==> 10-22 <==
==> flow/design.v <==
module joinC #(parameter N = 5)(
	input [N - 1 : 0] valid_in,
	output reg  [N - 1 : 0] ready_in,
	output valid_out,
	input ready_out
);
	assign valid_out = &valid_in; 
	reg[N - 1 : 0] singleValid;
	integer i, j;
	always @(*)begin
		for(i = 0; i < N; i = i + 1)begin
			singleValid[i] = 1;
			for(j = 0; j < N; j = j + 1)
				if(i != j)
					singleValid[i] = singleValid[i] & valid_in[j];
		end
		for(i = 0; i < N; i = i + 1)begin
			ready_in[i] = singleValid[i] & ready_out;
		end
	end
endmodule
module OEHB #(parameter INPUTS = 1,
		parameter OUTPUTS = 1,
		parameter DATA_IN_SIZE = 32,
		parameter DATA_OUT_SIZE = 32)
	(
		input clk,
		input rst,
		input [INPUTS * (DATA_IN_SIZE)- 1 : 0]data_in_bus,
		input [INPUTS - 1 : 0]valid_in_bus,
		output [INPUTS - 1 : 0] ready_in_bus,
		output [OUTPUTS * (DATA_OUT_SIZE) - 1 : 0]data_out_bus,
		output reg [OUTPUTS - 1 : 0]valid_out_bus,
		input 	[OUTPUTS - 1 : 0] ready_out_bus
);
	wire reg_en;
	reg [DATA_IN_SIZE - 1 : 0] data_reg;
	always@(posedge clk, posedge rst)
		if(rst)
			valid_out_bus[0] <= 0;
		else
			valid_out_bus[0] <= valid_in_bus[0] | ~ready_in_bus[0];
	always@(posedge clk, posedge rst)
		if(rst)
			data_reg <= 0;
		else if(reg_en)
			data_reg <= data_in_bus[0 * DATA_IN_SIZE +: DATA_IN_SIZE];
	assign data_out_bus[0 * DATA_OUT_SIZE +: DATA_OUT_SIZE] = data_reg;
	assign ready_in_bus[0] = ~valid_out_bus[0] | ready_out_bus[0];
	assign reg_en = ready_in_bus[0] & valid_in_bus[0];
endmodule
module delay_buffer #(parameter SIZE = 32) (
	input clk, rst,
	input valid_in, ready_in,
	output valid_out
);
	reg [SIZE - 1 : 0] shift_reg;
	always @(posedge clk)begin
		if(ready_in | rst)
			shift_reg[0] <= valid_in;
	end
	always @(posedge clk)begin
		if(rst)
			shift_reg[SIZE - 1 : 1] <= 0;
		else if(ready_in)
			shift_reg[SIZE - 1 : 1] <= shift_reg[SIZE - 2 : 0];
	end
	assign valid_out = shift_reg[SIZE - 1];
endmodule
module mul_4_stage (
	input clk, ce,
	input[31 : 0] a,
	input [31 : 0] b,
	output [31 : 0] p
);
	reg [31 : 0] a_reg, b_reg, q0, q1, q2;
	wire [63 : 0] mul_wire;
	assign mul_wire = a_reg * b_reg;
	wire [31 : 0] mul;
	assign mul = mul_wire[31 : 0];
	always @(posedge clk)
		if(ce)begin
			a_reg <= a;
			b_reg <= b;
			q0 <= mul;
			q1 <= q0;
			q2 <= q1;
		end
	assign p = q2;
endmodule
module mul_op #(parameter INPUTS = 2,
		parameter OUTPUTS = 1,
		parameter DATA_IN_SIZE = 32,
		parameter DATA_OUT_SIZE = 32)
		(
		input clk,
		input rst,
		input [INPUTS * (DATA_IN_SIZE)- 1 : 0]data_in_bus,
		input [INPUTS - 1 : 0]valid_in_bus,
		output [INPUTS - 1 : 0] ready_in_bus,
		output [OUTPUTS * (DATA_OUT_SIZE) - 1 : 0]data_out_bus,
		output [OUTPUTS - 1 : 0]valid_out_bus,
		input 	[OUTPUTS - 1 : 0] ready_out_bus
);
	localparam LATENCY = 4;
	wire [2 * DATA_OUT_SIZE - 1 : 0] temp_result;
	wire join_valid;
	wire buff_valid, oehb_valid, oehb_ready;
	wire oehb_dataOut, oehb_datain;
	joinC #(.N(INPUTS)) add_fork(.valid_in(valid_in_bus), .ready_in(ready_in_bus), .valid_out(join_valid), .ready_out(oehb_ready));
	mul_4_stage multiply_unit (.clk(clk), .ce(oehb_ready), .a(data_in_bus[0 * DATA_IN_SIZE +: DATA_IN_SIZE]), .b(data_in_bus[1 * DATA_IN_SIZE +: DATA_IN_SIZE]), .p(data_out_bus[0 * DATA_OUT_SIZE +: DATA_OUT_SIZE]));
	delay_buffer #(.SIZE(LATENCY - 1))delay_buff(.clk(clk), .rst(rst), .valid_in(join_valid), .ready_in(oehb_ready), .valid_out(buff_valid));
	OEHB #(.INPUTS(1), .OUTPUTS(1), .DATA_IN_SIZE(1), .DATA_OUT_SIZE(1)) oehb_buffer (.clk(clk), .rst(rst),
										 .data_in_bus(1'b0), .valid_in_bus(buff_valid), .ready_in_bus(oehb_ready),
										 .data_out_bus(oehb_dataOut), .valid_out_bus(valid_out_bus[0]), .ready_out_bus(ready_out_bus[0]));
endmodule
==> flow/run.sh <==
#!/bin/bash
# the make line also repeats each setting of config.mk as NAME=value (left out here)
make -C /OpenROAD-flow-scripts/flow DESIGN_CONFIG=/design/flow/config.mk WORK_HOME=/design/flow/orfs CLKGATE_MAP_FILE= finish
==> flow/config.mk <==
export PLATFORM = sky130hd
export DESIGN_NAME = mul_op
export DESIGN_NICKNAME = mul_op
export VERILOG_FILES = /design/flow/design.v
export SDC_FILE = /design/flow/constraint.sdc
export NUM_CORES = 4
export LEC_CHECK = 0
export CAP_MARGIN = 40
export CORE_MARGIN = 2
export CORE_UTILIZATION = 72
export CTS_CLUSTER_DIAMETER = 98
export CTS_CLUSTER_SIZE = 21
export SLEW_MARGIN = 20
==> flow/constraint.sdc <==
create_clock -name core_clock -period 6.23 [get_ports {clk}]
set_input_delay 1.2460 -clock core_clock [delete_from_list [all_inputs] [get_ports {clk}]]
set_output_delay 1.2460 -clock core_clock [all_outputs]
set_load 0.01 [all_outputs]
==> inputs of 06-19, as changes to 10-22 <==
Settings changed: CAP_MARGIN 40 to 20, CORE_UTILIZATION 72 to 40, CTS_CLUSTER_DIAMETER 98 to unset, CTS_CLUSTER_SIZE 21 to unset.
==> flow/constraint.sdc (replaced) <==
create_clock -name core_clock -period 4.99 [get_ports {clk}]
set_input_delay 0.9980 -clock core_clock [delete_from_list [all_inputs] [get_ports {clk}]]
set_output_delay 0.9980 -clock core_clock [all_outputs]
set_load 0.01 [all_outputs]
==> inputs of 05-24, as changes to 10-22 <==
Settings changed: CAP_MARGIN 40 to 25, CORE_MARGIN 2 to 6, CORE_UTILIZATION 72 to 40, CTS_CLUSTER_DIAMETER 98 to unset, CTS_CLUSTER_SIZE 21 to unset, MIN_ROUTING_LAYER set to met2, TNS_END_PERCENT set to 50.
==> flow/constraint.sdc (replaced) <==
create_clock -name core_clock -period 8.0 [get_ports {clk}]
set_input_delay 1.6000 -clock core_clock [delete_from_list [all_inputs] [get_ports {clk}]]
set_output_delay 1.6000 -clock core_clock [all_outputs]
set_load 0.01 [all_outputs]
==> qor summary <==
|  | 05-24 | 06-19 | 10-22 |
|---|---|---|---|
| Cell depth of the worst setup path | 21 | 24 | 21 |
| Crit Path Max Fanout | 24 | 4 | 5 |
| Arrival time worst endpoint | 7.73 ns | 7.02 ns | 7.34 ns |
| Area inside the core boundary | 51300 sq um | 51400 sq um | 28500 sq um |
| Routing usage on met2 | 31.4% | 33.0% | 60.9% |
| Count of tool warnings | 26 | 29 | 31 |
| Crit path DRT | 8.24 ns | 5.24 ns | 6.43 ns |
| Final-stage net count | 2549 | 2787 | 2753 |
| Top layer reached by signal wires | met5 | met4 | met4 |
| Detailed-routing wirelength on met1 | 0 um | 22.5 mm | 20.4 mm |
| Crit-path max cell delay | 1.06 ns | 0.57 ns | 0.55 ns |
| Reg-to-reg startpoint | multiply_unit.b_reg[8]$_DFFE_PN_ | multiply_unit.a_reg[15]$_DFFE_PN_ | multiply_unit.a_reg[16]$_DFFE_PN_ |
| Total vias in the final route | 17282 | 13611 | 14696 |
| Non-clock buffers | 127 | 365 | 331 |
| Setup violations, final | 0 | 23 | 18 |
| Startpoint of the lowest-slack hold path | multiply_unit.q1[16]$_DFFE_PN_ | multiply_unit.q1[15]$_DFFE_PN_ | multiply_unit.q1[0]$_DFFE_PN_ |
| Number of buffer and inverter instances along the worst setup path | 3 | 6 | 3 |
| Status | no timing/DRC/antenna violations | finished with violations | finished with violations |
| Violated checks | - | setup timing | setup timing |
| Post-route core utilization | 45.2% | 50.5% | 88.0% |
| End point of the worst hold path | multiply_unit.q2[16]$_DFFE_PN_ | multiply_unit.q2[15]$_DFFE_PN_ | multiply_unit.q2[0]$_DFFE_PN_ |
| Row Count | 83 | 83 | 62 |
| Seq/total area | 21.1% | 18.9% | 19.5% |
| Vias in the first global route | 21148 | 15148 | 16451 |
